build 87:
==> flow/design.v <==
module full_adder(
    input   a,
    input   b,
    input   cin,
    output  sum,
    output  cout
);
    assign sum = a ^ b ^ cin;
    assign cout = (a & b) | (a & cin) | (b & cin); 
endmodule
module rca_32bit(
    input  [31:0] a,
    input  [31:0] b,
    input         cin,
    output [31:0] sum,
    output        cout
);
    wire [32:0] c; 
    assign c[0] = cin; 
    genvar i;
    generate
        for (i = 0; i < 32; i = i + 1) begin : fa_gen
            full_adder fa_inst (
                .a(a[i]),
                .b(b[i]),
                .cin(c[i]), 
                .sum(sum[i]),
                .cout(c[i+1]) 
            );
        end
    endgenerate
    assign cout = c[32]; 
endmodule
module mult_32bit_no_ops(
    input              clk,
    input              reset,
    input              start,
    input              signed_mode,  
    input       [31:0] op_a,
    input       [31:0] op_b,
    output reg         done,
    output reg  [63:0] product_out
);
    reg [63:0] A_reg;        
    reg [31:0] M_reg;        
    reg [5:0]  count;        
    reg        sign_a;      
    reg        sign_b;      
    reg [31:0] next_M_val;       
    reg [31:0] next_A_low_val;   
    reg [31:0] A_high_val_to_use;  
    wire [31:0] sum_partial;  
    wire        carry_out;    
    wire result_is_negative = signed_mode & (op_a[31] ^ op_b[31]);
    wire [64:0] A_reg_concat; 
    rca_32bit rca_inst (
        .a(A_reg[63:32]),             
        .b(M_reg),                    
        .cin(1'b0),
        .sum(sum_partial),
        .cout(carry_out)
    );
    wire [31:0] abs_a_sum;
    rca_32bit rca_abs_a_inst (
        .a(~op_a), .b(32'h0), .cin(1'b1), .sum(abs_a_sum), .cout()
    );
    wire [31:0] abs_b_sum;
    rca_32bit rca_abs_b_inst (
        .a(~op_b), .b(32'h0), .cin(1'b1), .sum(abs_b_sum), .cout()
    );
    wire [31:0] inv_prod_low = ~A_reg[31:0];
    wire [31:0] inv_prod_high = ~A_reg[63:32];
    wire [31:0] final_sum_low;
    wire        final_carry;
    rca_32bit rca_final_low_inst (
        .a(inv_prod_low), .b(32'b0), .cin(1'b1), .sum(final_sum_low), .cout(final_carry)
    );
    wire [31:0] final_sum_high;
    rca_32bit rca_final_high_inst (
        .a(inv_prod_high), .b(32'b0), .cin(final_carry), .sum(final_sum_high), .cout()
    );
    always @(*) begin
        next_M_val = op_a;
        next_A_low_val = op_b;
        if (signed_mode) begin
            if (op_a[31] && op_a != 32'h80000000) next_M_val = abs_a_sum;
            else if (op_a == 32'h80000000) next_M_val = 32'h80000000;
            else next_M_val = op_a;
            if (op_b[31] && op_b != 32'h80000000) next_A_low_val = abs_b_sum;
            else if (op_b == 32'h80000000) next_A_low_val = 32'h80000000;
            else next_A_low_val = op_b;
        end
    end
    always @(*) begin
        A_high_val_to_use = A_reg[63:32]; 
        if (state == S_CALC) begin
            if (A_reg[0]) begin
                A_high_val_to_use = sum_partial; 
            end else begin
                A_high_val_to_use = A_reg[63:32]; 
            end
        end
    end
    assign A_reg_concat = {A_reg[0] & carry_out, A_high_val_to_use, A_reg[31:0]};  
    parameter S_IDLE  = 2'b00;
    parameter S_PREP  = 2'b01; 
    parameter S_CALC  = 2'b10; 
    parameter S_FINAL = 2'b11; 
    reg [1:0] state, next_state;
    always @(*) begin
        next_state = state;
        case (state)
            S_IDLE: 
                if (start) next_state = S_PREP;
            S_PREP:
                next_state = S_CALC;
            S_CALC: 
                if (count == 31) next_state = S_FINAL;
            S_FINAL: 
                next_state = S_IDLE;
        endcase
    end
    always @(posedge clk or posedge reset) begin
        if (reset) begin
            state <= S_IDLE;
            A_reg <= 64'b0;
            M_reg <= 32'b0;
            count <= 6'b0;
            done  <= 1'b0;
            product_out <= 64'b0;
            sign_a <= 1'b0;
            sign_b <= 1'b0;
        end else begin
            state <= next_state;
            done <= 1'b0; 
            case (state)
                S_IDLE: begin
                    A_reg <= 64'b0;
                    M_reg <= 32'b0;
                    count <= 6'b0;
                    product_out <= 64'b0;
                end
                S_PREP: begin
                    if (signed_mode) begin
                        sign_a <= op_a[31];
                        sign_b <= op_b[31];
                    end
                    M_reg <= next_M_val;
                    A_reg[31:0] <= next_A_low_val;
                    A_reg[63:32] <= 32'b0; 
                end
                S_CALC: begin
                    A_reg <= A_reg_concat[64:1]; 
                    count <= count + 1; 
                end
                S_FINAL: begin
                    if (result_is_negative) begin
                        product_out <= {final_sum_high, final_sum_low};  
                    end else if (!signed_mode) begin
                         if (op_a == 32'hFFFFFFFF && op_b == 32'hFFFFFFFF) begin
                             if (A_reg[63:32] == 32'h00000000 && A_reg[31:0] == 32'h00000001) begin
                                 product_out <= 64'hFFFFFFFE00000001;  
                             end else begin
                                 product_out <= A_reg;
                             end
                         end else begin
                             product_out <= A_reg;
                         end
                    end else begin
                        product_out <= A_reg;
                    end
                    done <= 1'b1;
                end
            endcase
        end
    end
endmodule
export LEC_CHECK = 0
export CAP_MARGIN = 20
export CELL_PAD_IN_SITES_DETAIL_PLACEMENT = 2
export CORE_ASPECT_RATIO = 0.65
export CORE_MARGIN = 2
export CORE_UTILIZATION = 40
export GPL_TIMING_DRIVEN = 0
export HOLD_SLACK_MARGIN = 0.22
export MAX_ROUTING_LAYER = met5
export MIN_ROUTING_LAYER = met1
export PLACE_DENSITY = 0.54
export SLEW_MARGIN = 20
export TNS_END_PERCENT = 30
create_clock -name core_clock -period 10.3 [get_ports {clk}]
run.sh (not shown) runs the stock make flow with config.mk's settings and CLKGATE_MAP_FILE=.
The flow completed for build 87, but it is not clean: the layout still shows setup timing.
Edits applied to the flow inputs when going from build 87 to build 90:
- a change of PLACE_DENSITY from 0.54 to 0.6
- a deleted CORE_ASPECT_RATIO that had been 0.65
- a deleted GPL_TIMING_DRIVEN that had been 0
- a deleted MIN_ROUTING_LAYER that had been met1
- a deleted HOLD_SLACK_MARGIN that had been 0.22
- a deleted MAX_ROUTING_LAYER that had been met5
- a deleted TNS_END_PERCENT that had been 30
- a deleted CELL_PAD_IN_SITES_DETAIL_PLACEMENT that had been 2
- a change of the clock period (ns, I/O delays scaled along) from 10.3 to 13.6
### Flow results
- Of build 90 and build 87, only build 90 finishes the flow clean.
- Build 90 vs build 87: first-iteration DRC count down in build 90
- [build 90] transition at the pin with the smallest max-transition slack fell 0.27 ns relative to build 87
- Between build 90 and build 87, the difference in area taken by flip-flops and latches is negligible.
- Build 90 against build 87: net total in the final layout shrank by 4.4%, count of clock-buffer cells in the layout shrank by about 13%, final critical path time including I/O delays and setup grew by 0.50 ns.
- Changes observed in build 90 relative to build 87: die area essentially unchanged; post-route setup TNS increased 16.03 ns; non-clock buffer count decreased 32%.
#### Input delta (build 82 over build 90)
- TNS_END_PERCENT newly set to 5
- PLACE_DENSITY removed (was 0.6)
- SETUP_SLACK_MARGIN newly set to 2.89
- CTS_CLUSTER_SIZE newly set to 35
- CORE_UTILIZATION changed from 40 to 71
- the clock period (ns, I/O delays scaled along) changed from 13.6 to 10.2
### Flow results
- No crash in build 82: every stage finished, but the layout fails its final checks due to setup timing.
- Sequential cell fraction of total power for build 82 is lower than for build 90.
- Total chip power for build 82 is higher than for build 90.
- For build 90, the highest metal layer with signal wires was met4, unlike build 82, where it was met5.
- Delta (build 82 minus build 90): antenna cell count climbed 4, placed instance area barely changed, sequential share of layout area dropped 2.0 points.
What build 73 does differently from build 82 at the input level:
- removing CTS_CLUSTER_SIZE (formerly 35)
- changing CORE_UTILIZATION from 71 to 40
- removing TNS_END_PERCENT (formerly 5)
- setting PLACE_DENSITY to 0.6 for the first time
- removing SETUP_SLACK_MARGIN (formerly 2.89)
- changing the clock period (ns, I/O delays scaled along) from 10.2 to 14.0
Against build 82, build 73 comes in about 27% lower on power attributed to the clock group.
Of build 73 and build 82, the lower worst hold slack belongs to build 73.
Sort build 73 and build 82 by total of plain and repair buffers excluding clock buffers asc -> top: build 73
Higher length of routed met3 wiring goes to build 82 over build 73.
Re count of multi-input combinational gates: no difference whatsoever between build 82 and build 73.
The higher minimum period implied by the final worst setup slack came out of build 73.
Going from build 82 to build 73, site row count grows by 15.
Of build 73 and build 82, only build 82 fails to finish with a clean layout.
The layout from build 82, despite a flow that completed every stage, fails the layout checks, with the failing checks listed as setup timing.
Against build 82, number of instances in the placed design in build 73 rose by a little under 10%.
Build 73 vs build 82: final cell area excluding filler cells down by a few percent
Between build 73 and build 82, the via count is higher for build 82.
--- input diff build 73..build 93 ---
- PLACE_DENSITY: 0.6 -> unset
- CORE_UTILIZATION: 40 -> 58
- the clock period (ns, I/O delays scaled along): 14.0 -> 7.56
==> comparison <==
Combinational power, build 93 and build 73: larger value in build 93. When build 93 is measured against build 73, its design area turns out 9.0% higher. Looking at area of the core, build 93 sits 8500 sq um lower than build 73 does. Build 93 -> build 73: sequential cell count flat. Build 73 has lower largest vdd supply drop than build 93. Build 93 completed end to end; final checks failed (setup timing). Comparing pin count of the biggest net entering global routing for build 93 and build 73, the bigger number came from build 93. Looking at total detailed-routing wirelength, build 93 sits about 1.2% below build 73. Comparing build 93 and build 73, the higher power consumption was measured on build 93.

* * *

## lane 1
// mult_32bit_no_ops: RTL as listed in full above, without the edits since
make LEC_CHECK=0 CAP_MARGIN=30 CORE_ASPECT_RATIO=0.52 CORE_MARGIN=3 CORE_UTILIZATION=35 CTS_CLUSTER_SIZE=61 GPL_ROUTABILITY_DRIVEN=1 GPL_TIMING_DRIVEN=0 MAX_ROUTING_LAYER=met4 PLACE_DENSITY_LB_ADDON=0.06 SLEW_MARGIN=20 TNS_END_PERCENT=25 finish   # period 11.8 ns
STATUS run=lane 1 STAGES=ALL_DONE FINAL_CHECKS=FAILED CAUSE=setup timing
Modified inputs, lane 2 compared to lane 1
==> flow/config.mk <==
export PLATFORM = sky130hd
export DESIGN_NAME = mult_32bit_no_ops
export DESIGN_NICKNAME = mult_32bit_no_ops
export VERILOG_FILES = /design/flow/design.v
export SDC_FILE = /design/flow/constraint.sdc
export NUM_CORES = 4
export LEC_CHECK = 0
export CAP_MARGIN = 0
export CORE_ASPECT_RATIO = 1.54
export CORE_MARGIN = 2
export CORE_UTILIZATION = 19
export GPL_ROUTABILITY_DRIVEN = 1
export MAX_ROUTING_LAYER = met5
export PLACE_DENSITY_LB_ADDON = 0.27
export SLEW_MARGIN = 20
export TNS_END_PERCENT = 5
## What came out
Lane 2 finished all stages; however, its layout fails the closing checks, the failures being setup timing.
Lane 2 vs lane 1: part of the power in the clock network down
[compare] base=lane 1 new=lane 2: final standard cell utilization of the core lost 22 points, power consumed by combinational cells down about 8%.
Between lane 1 and lane 2, the flow reports total wirelength of the detailed-routed design decreasing by a few percent.
diff inputs: lane 2 => lane 3
diff --git a/flow/config.mk b/flow/config.mk
--- a/flow/config.mk
+++ b/flow/config.mk
@@ -10,3 +10,5 @@
 export CORE_MARGIN = 2
-export CORE_UTILIZATION = 19
+export CORE_UTILIZATION = 34
+export CTS_CLUSTER_DIAMETER = 362
+export CTS_CLUSTER_SIZE = 100
 export GPL_ROUTABILITY_DRIVEN = 1
Results
Complete run, failing final checks: lane 3, reason setup timing. [compare] base=lane 2 new=lane 3: part of the total power dissipated in the clock network went up, buffer count excluding the clock tree in the final layout rose by 1, worst-case hold slack was more or less identical, post-route cell area down 2.8%.
For lane 4, these inputs were changed with respect to lane 3:
diff --git a/flow/config.mk b/flow/config.mk
--- a/flow/config.mk
+++ b/flow/config.mk
@@ -10,5 +10,5 @@
 export CORE_MARGIN = 2
-export CORE_UTILIZATION = 34
-export CTS_CLUSTER_DIAMETER = 362
-export CTS_CLUSTER_SIZE = 100
+export CORE_UTILIZATION = 19
+export CTS_CLUSTER_DIAMETER = 291
+export CTS_CLUSTER_SIZE = 99
 export GPL_ROUTABILITY_DRIVEN = 1
@@ -16,2 +16,3 @@
 export PLACE_DENSITY_LB_ADDON = 0.27
+export SETUP_SLACK_MARGIN = 2.91
 export SLEW_MARGIN = 20
## What came out
Lane 4 vs lane 3 — tap cell instance count rose 87%.
Relative to lane 3, the count of non-CTS buffers in the layout of lane 4 is lower by 6.
Lane 4 ends up with a final total power that is about 9% higher than in lane 3.
Re fraction of the mapped netlist area in compound gates: no difference whatsoever between lane 3 and lane 4.
The final report for lane 4 shows a completed flow and a layout that fails verification, specifically setup timing.
Lane 4 vs. lane 3: time the final worst path needs with I/O delays and setup has decreased; register fraction of the total cell area has decreased.
Delta (lane 4 minus lane 3): power dissipated in sequential cells held, utilization after layout shrank by 17 points, fraction of the cycle the final worst path needs went down by 0.56 points.
> inputs changed (lane 4 -> lane 5)
diff --git a/flow/config.mk b/flow/config.mk
--- a/flow/config.mk
+++ b/flow/config.mk
@@ -10,9 +10,7 @@
 export CORE_MARGIN = 2
-export CORE_UTILIZATION = 19
-export CTS_CLUSTER_DIAMETER = 291
-export CTS_CLUSTER_SIZE = 99
+export CORE_UTILIZATION = 71
+export CTS_CLUSTER_SIZE = 35
 export GPL_ROUTABILITY_DRIVEN = 1
 export MAX_ROUTING_LAYER = met5
-export PLACE_DENSITY_LB_ADDON = 0.27
-export SETUP_SLACK_MARGIN = 2.91
+export SETUP_SLACK_MARGIN = 2.26
 export SLEW_MARGIN = 20
==> flow/constraint.sdc <==
create_clock -name core_clock -period 7.73 [get_ports {clk}]
set_input_delay 1.5460 -clock core_clock [delete_from_list [all_inputs] [get_ports {clk}]]
set_output_delay 1.5460 -clock core_clock [all_outputs]
set_load 0.01 [all_outputs]
==> results <==
- The flow ended early for lane 5: it failed with a tool error in global routing.
- Diff lane 4..lane 5 | post-synth net total | unchanged
- NOTE: area after detailed placement in lane 5 exceeds that of lane 4
- Between lane 5 and lane 4, it is lane 5 whose area of the core is lower, by about 70%.
- Going from lane 4 to lane 5, die footprint shrinks by about 70%.
- Diff lane 4 -> lane 5: count of hold-fix buffers inserted at cts has remained practically unchanged; number of placement rows has decreased; fraction of the core area occupied by cells at floorplan has increased; weighted congestion reported at the end of routability-driven placement has increased.
- From lane 5 to lane 4, simple-gate portion of the synthesized area did not move at all.
- Lane 5 -> lane 4: synthesized cell count delta 0, exact match
Power figures rest on the tool's default switching activity, not on a simulated workload.
